==> flow/design.v (excerpt) <==
module gca_dlnv(
    input [31:0]    coord0,
    input [31:0]    coord1,
    input           ld,
    input           step,
    input           CLK,
    output          FC,
    output [20:0]   ADDR
);
Settings: LEC_CHECK=0, CAP_MARGIN=35, CORE_MARGIN=2, CORE_UTILIZATION=72, CTS_CLUSTER_DIAMETER=238, HOLD_SLACK_MARGIN=-0.1, PLACE_DENSITY=0.91, SLEW_MARGIN=20, TNS_END_PERCENT=40; clock period 3.7 ns.
run.sh (not shown) runs the stock make flow with config.mk's settings and CLKGATE_MAP_FILE=.
The baseline finished but failed the layout checks on negative setup slack.
Edit:
Settings changed: CAP_MARGIN 35 to 20, CORE_UTILIZATION 72 to 40, CTS_CLUSTER_DIAMETER 238 to unset, HOLD_SLACK_MARGIN -0.1 to unset, PLACE_DENSITY 0.91 to unset, SLEW_MARGIN 20 to 10.
Clock period 3.7 ns to 5.0 ns, I/O delays scaled along.
This time the run ran to the end with no violations.
Sequential share of layout area rises by 0.66 points.
Die size climbs by 77%.
Final cell count climbs by 4.9%.
Routed wire length drops by 11%.
Clock skew grows by 4.6 ps.
Design area drops by 4.0%.
Count of clock-buffer cells in the layout went up by 1.
Setup slack improved by 620 ps.
Non-clock buffer count came out lower by 74.
Edit:
Settings changed: CORE_MARGIN 2 to 10, CTS_CLUSTER_DIAMETER set to 397, CTS_CLUSTER_SIZE set to 98, PLACE_DENSITY set to 0.38, SLEW_MARGIN 10 to 20, TNS_END_PERCENT 40 to 5.
=> The changed run completed with no timing, DRC or antenna violations. Global-route usage goes down by 2.3 points. Hold slack gains 7.8 ps. Synthesized cell count stays the same. First-iteration DRC count goes down by 29%. Cell area barely changes. Non-clock buffer count grows by 3. Via count barely changes. Area after synthesis does not change. Die size rose by 20%.
Edit:
Settings changed: CORE_MARGIN 10 to 2, CORE_UTILIZATION 40 to 51, CTS_CLUSTER_DIAMETER 397 to unset, CTS_CLUSTER_SIZE 98 to unset, PLACE_DENSITY 0.38 to unset, TNS_END_PERCENT 5 to unset.
Clock period 5.0 ns to 4.06 ns, I/O delays scaled along.
The new run completed without violations.
First-iteration DRC count went up by 2.8%.
Non-clock buffer count rises by 44.
Sequential cell count does not change.
Setup slack got worse by 240 ps.
Critical path depth went up by 8.
Routed wire length came out lower by 9.2%.
Hold slack is better by 15 ps.
Final area is higher by 2.8%.
Utilization grows by 14 points.
Edit:
Settings changed: CAP_MARGIN 20 to 5, CORE_UTILIZATION 51 to 72, CTS_CLUSTER_SIZE set to 99.
=> The new run ran to the end with no violations; setup slack loses 35 ps; non-clock buffer count drops by 21; final cell count drops by about 7%; design area drops by 2.1%; worst hold slack stays flat; clock-buffer cell count climbs by 3; routed wire length drops by about 1.3%; via count climbs by about 4.4%.
Edit:
Settings changed: CAP_MARGIN 5 to 30, CTS_CLUSTER_DIAMETER set to 358, CTS_CLUSTER_SIZE 99 to unset, PLACE_DENSITY set to 0.67.
Clock period 4.06 ns to 3.78 ns, I/O delays scaled along.
=> The new run finished but failed the layout checks on negative setup slack; die size stays the same; setup slack loses 240 ps; count of clock-buffer cells in the layout falls by 1; final cell count climbs by 2.6%; critical path depth grows by 2; first-iteration DRC count is lower by 0.47%; wire length is higher by 5.4%; sequential cell count does not change; area after synthesis is unchanged.

========
== rev 12 ==
The RTL this note starts from:
==> flow/design.v <==
module gca_dlnv(
    input [31:0]    coord0,
    input [31:0]    coord1,
    input           ld,
    input           step,
    input           CLK,
    output          FC,
    output [20:0]   ADDR
);
    reg         [15:0] x0;
    reg         [15:0] y0;
    wire        [15:0] x1;
    wire        [15:0] y1;
    reg  signed [15:0] dx, dy;
    reg  signed [15:0] sx, sy;
    reg  signed [15:0] error;
    wire signed [15:0] e2;
    assign x1 = {5'b0, coord1[10:0]};
    assign y1 = {6'b0, coord1[20:11]};
    assign e2 = error <<< 1;
    assign ADDR = {y0[9:0], x0[10:0]};
    assign FC = !ld && (x0 == x1 && y0 == y1 || e2 >= dy && x0 == x1 || e2 <= dx && y0 == y1);
    always @(posedge CLK) begin
        if(ld) begin
            x0 <= {5'b0, coord0[10:0]};
            y0 <= {6'b0, coord0[20:11]};
            sx <= (x0 > x1) ? -16'd1 : 16'd1;
            sy <= (y0 > y1) ? -16'd1 : 16'd1;
            dx <= (x0 < x1) ? (x1 - x0) : (x0 - x1);
            dy <= (y1 < y0) ? (y1 - y0) : (y0 - y1);
            error <= dx + dy;
        end
        if(step && !ld) begin
            if(e2 >= dy) x0 <= x0 + sx;
            if(e2 <= dx) y0 <= y0 + sy;
            if(e2 >= dy && e2 <= dx)
                error <= error + dx + dy;
            else if(e2 >= dy)
                error <= error + dy;
            else if(e2 <= dx)
                error <= error + dx;
        end
    end
endmodule
export LEC_CHECK = 0
export CAP_MARGIN = 0
export CELL_PAD_IN_SITES_GLOBAL_PLACEMENT = 2
export CORE_ASPECT_RATIO = 1.92
export CORE_MARGIN = 8
export CORE_UTILIZATION = 40
export CTS_CLUSTER_SIZE = 49
export GPL_TIMING_DRIVEN = 0
export MIN_ROUTING_LAYER = met2
export SETUP_SLACK_MARGIN = 1.18
export SLEW_MARGIN = 15
create_clock -name core_clock -period 4.79 [get_ports {CLK}]
Rev 12 was carried through to the last stage, and its layout satisfied the timing, DRC and antenna checks.
> inputs changed (rev 12 -> rev 13)
==> flow/config.mk <==
export PLATFORM = sky130hd
export DESIGN_NAME = gca_dlnv
export DESIGN_NICKNAME = gca_dlnv
export VERILOG_FILES = /design/flow/design.v
export SDC_FILE = /design/flow/constraint.sdc
export NUM_CORES = 4
export LEC_CHECK = 0
export CAP_MARGIN = 20
export CORE_MARGIN = 2
export CORE_UTILIZATION = 40
export SLEW_MARGIN = 20
==> flow/constraint.sdc <==
create_clock -name core_clock -period 5.0 [get_ports {CLK}]
set_input_delay 1.0000 -clock core_clock [delete_from_list [all_inputs] [get_ports {CLK}]]
set_output_delay 1.0000 -clock core_clock [all_outputs]
set_load 0.01 [all_outputs]
--- outcome ---
Rev 13: PASS, flow complete, no timing, DRC or antenna violations
In the final reports, the cell area of rev 13 is smaller than that of rev 12.
Rev 13 against rev 12: placement row count went down; relative slew slack went up; antenna diode count went down.
Rev 12 ended up with dy[1] as its launch point of the worst path; rev 13 ended up with coord1[16].
Comparing the two runs side by side, rev 13 comes out behind rev 12 on register-to-register slack.

========
// gca_dlnv: RTL as listed in full above, without the edits since
==> flow/config.mk <==
export PLATFORM = sky130hd
export DESIGN_NAME = gca_dlnv
export DESIGN_NICKNAME = gca_dlnv
export VERILOG_FILES = /design/flow/design.v
export SDC_FILE = /design/flow/constraint.sdc
export NUM_CORES = 4
export LEC_CHECK = 0
export ABC_AREA = 0
export CAP_MARGIN = 10
export CORE_ASPECT_RATIO = 0.5
export CORE_MARGIN = 9
export CORE_UTILIZATION = 69
export CTS_CLUSTER_DIAMETER = 50
export CTS_CLUSTER_SIZE = 16
export GPL_ROUTABILITY_DRIVEN = 0
export GPL_TIMING_DRIVEN = 1
export MIN_ROUTING_LAYER = met1
export PLACE_DENSITY_LB_ADDON = 0.18
export SLEW_MARGIN = 20
export TNS_END_PERCENT = 5
==> flow/constraint.sdc <==
create_clock -name core_clock -period 4.19 [get_ports {CLK}]
set_input_delay 0.8380 -clock core_clock [delete_from_list [all_inputs] [get_ports {CLK}]]
set_output_delay 0.8380 -clock core_clock [all_outputs]
set_load 0.01 [all_outputs]
The first run ran to the end with no violations.
Change:
Settings changed: CAP_MARGIN 10 to 30, CORE_ASPECT_RATIO 0.5 to default, CORE_MARGIN 9 to 2, CORE_UTILIZATION 69 to 72, CTS_CLUSTER_SIZE 16 to 90, HOLD_SLACK_MARGIN from default to -0.1, MAX_ROUTING_LAYER from default to met4, SLEW_MARGIN 20 to 30, TNS_END_PERCENT 5 to 50.
Clock period 4.19 ns to 3.8 ns, I/O delays scaled along.
Outcome: Now the flow reached the layout checks and failed them: negative setup slack. Core utilization climbs by 6.3 points. Worst setup slack degrades by 0.16 ns.
Change:
Settings changed: ABC_AREA 0 to 1, CAP_MARGIN 30 to 10, CORE_UTILIZATION 72 to 57, CTS_CLUSTER_DIAMETER 50 to 206, CTS_CLUSTER_SIZE 90 to 100, HOLD_SLACK_MARGIN -0.1 to default, MAX_ROUTING_LAYER met4 to default, TNS_END_PERCENT 50 to 40.
Clock period 3.8 ns to 4.19 ns, I/O delays scaled along.
This time the run completed without violations.
Register-to-register slack improved by 0.60 ns.
Wire length climbs by 8.9%.
Worst hold slack got worse by 0.016 ns.
Final area went up by 2.1%.
Worst setup slack is better by 0.47 ns.
Utilization went down by 22 points.
Sequential cell count does not change.

========
RTL: the design.v shown in full above, as it stands there.
Settings: LEC_CHECK=0, ABC_AREA=1, CAP_MARGIN=15, CELL_PAD_IN_SITES_GLOBAL_PLACEMENT=1, CORE_ASPECT_RATIO=1.45, CORE_MARGIN=5, CORE_UTILIZATION=32, CTS_CLUSTER_DIAMETER=356, GPL_ROUTABILITY_DRIVEN=1, GPL_TIMING_DRIVEN=0, HOLD_SLACK_MARGIN=0.03, MIN_ROUTING_LAYER=met2, PLACE_DENSITY_LB_ADDON=0.18, SLEW_MARGIN=20, TNS_END_PERCENT=55; clock period 4.27 ns.
Edit:
Settings changed: ABC_AREA 1 to default, CAP_MARGIN 15 to 20, CELL_PAD_IN_SITES_GLOBAL_PLACEMENT 1 to default, CORE_ASPECT_RATIO 1.45 to default, CORE_MARGIN 5 to 2, CORE_UTILIZATION 32 to 58, CTS_CLUSTER_DIAMETER 356 to default, GPL_ROUTABILITY_DRIVEN 1 to default, GPL_TIMING_DRIVEN 0 to default, HOLD_SLACK_MARGIN 0.03 to default, MIN_ROUTING_LAYER met2 to default, PLACE_DENSITY_LB_ADDON 0.18 to default, TNS_END_PERCENT 55 to default.
Clock period 4.27 ns to 2.53 ns, I/O delays scaled along.
Result: This time the run did not get past global routing, error GRT-0232; die size falls by 51%; area after synthesis shrinks by 6.9%; synthesized cell count falls by about 25%.
Edit:
Settings changed: CORE_UTILIZATION 58 to 40.
Clock period 2.53 ns to 4.56 ns, I/O delays scaled along.
Result: With this change the flow completed with no timing, DRC or antenna violations; die size grows by 44%; synthesized cell count is unchanged; synthesized area does not change.
Edit:
Settings changed: CAP_MARGIN 20 to 15, CORE_UTILIZATION 40 to 72, SETUP_SLACK_MARGIN from default to -0.27.
Clock period 4.56 ns to 3.9 ns, I/O delays scaled along.
After rerunning:
- This time the run finished but fails on negative setup slack
- final area grows slightly
- routed wire length grows by a few percent
Edit:
Settings changed: ABC_AREA from default to 1, CAP_MARGIN 15 to 5, CTS_CLUSTER_DIAMETER from default to 376, CTS_CLUSTER_SIZE from default to 99, SETUP_SLACK_MARGIN -0.27 to 0.25.
Clock period 3.9 ns to 4.06 ns, I/O delays scaled along.
Effect:
- Now the flow went through all stages and came out clean
- worst hold slack gets worse by 7.8 ps
- setup slack gets better by 460 ps
- via count is higher by about 18%
- design area is higher by 3.5%
- core utilization is lower by 3.7 points
- area after synthesis is higher by 7.5%
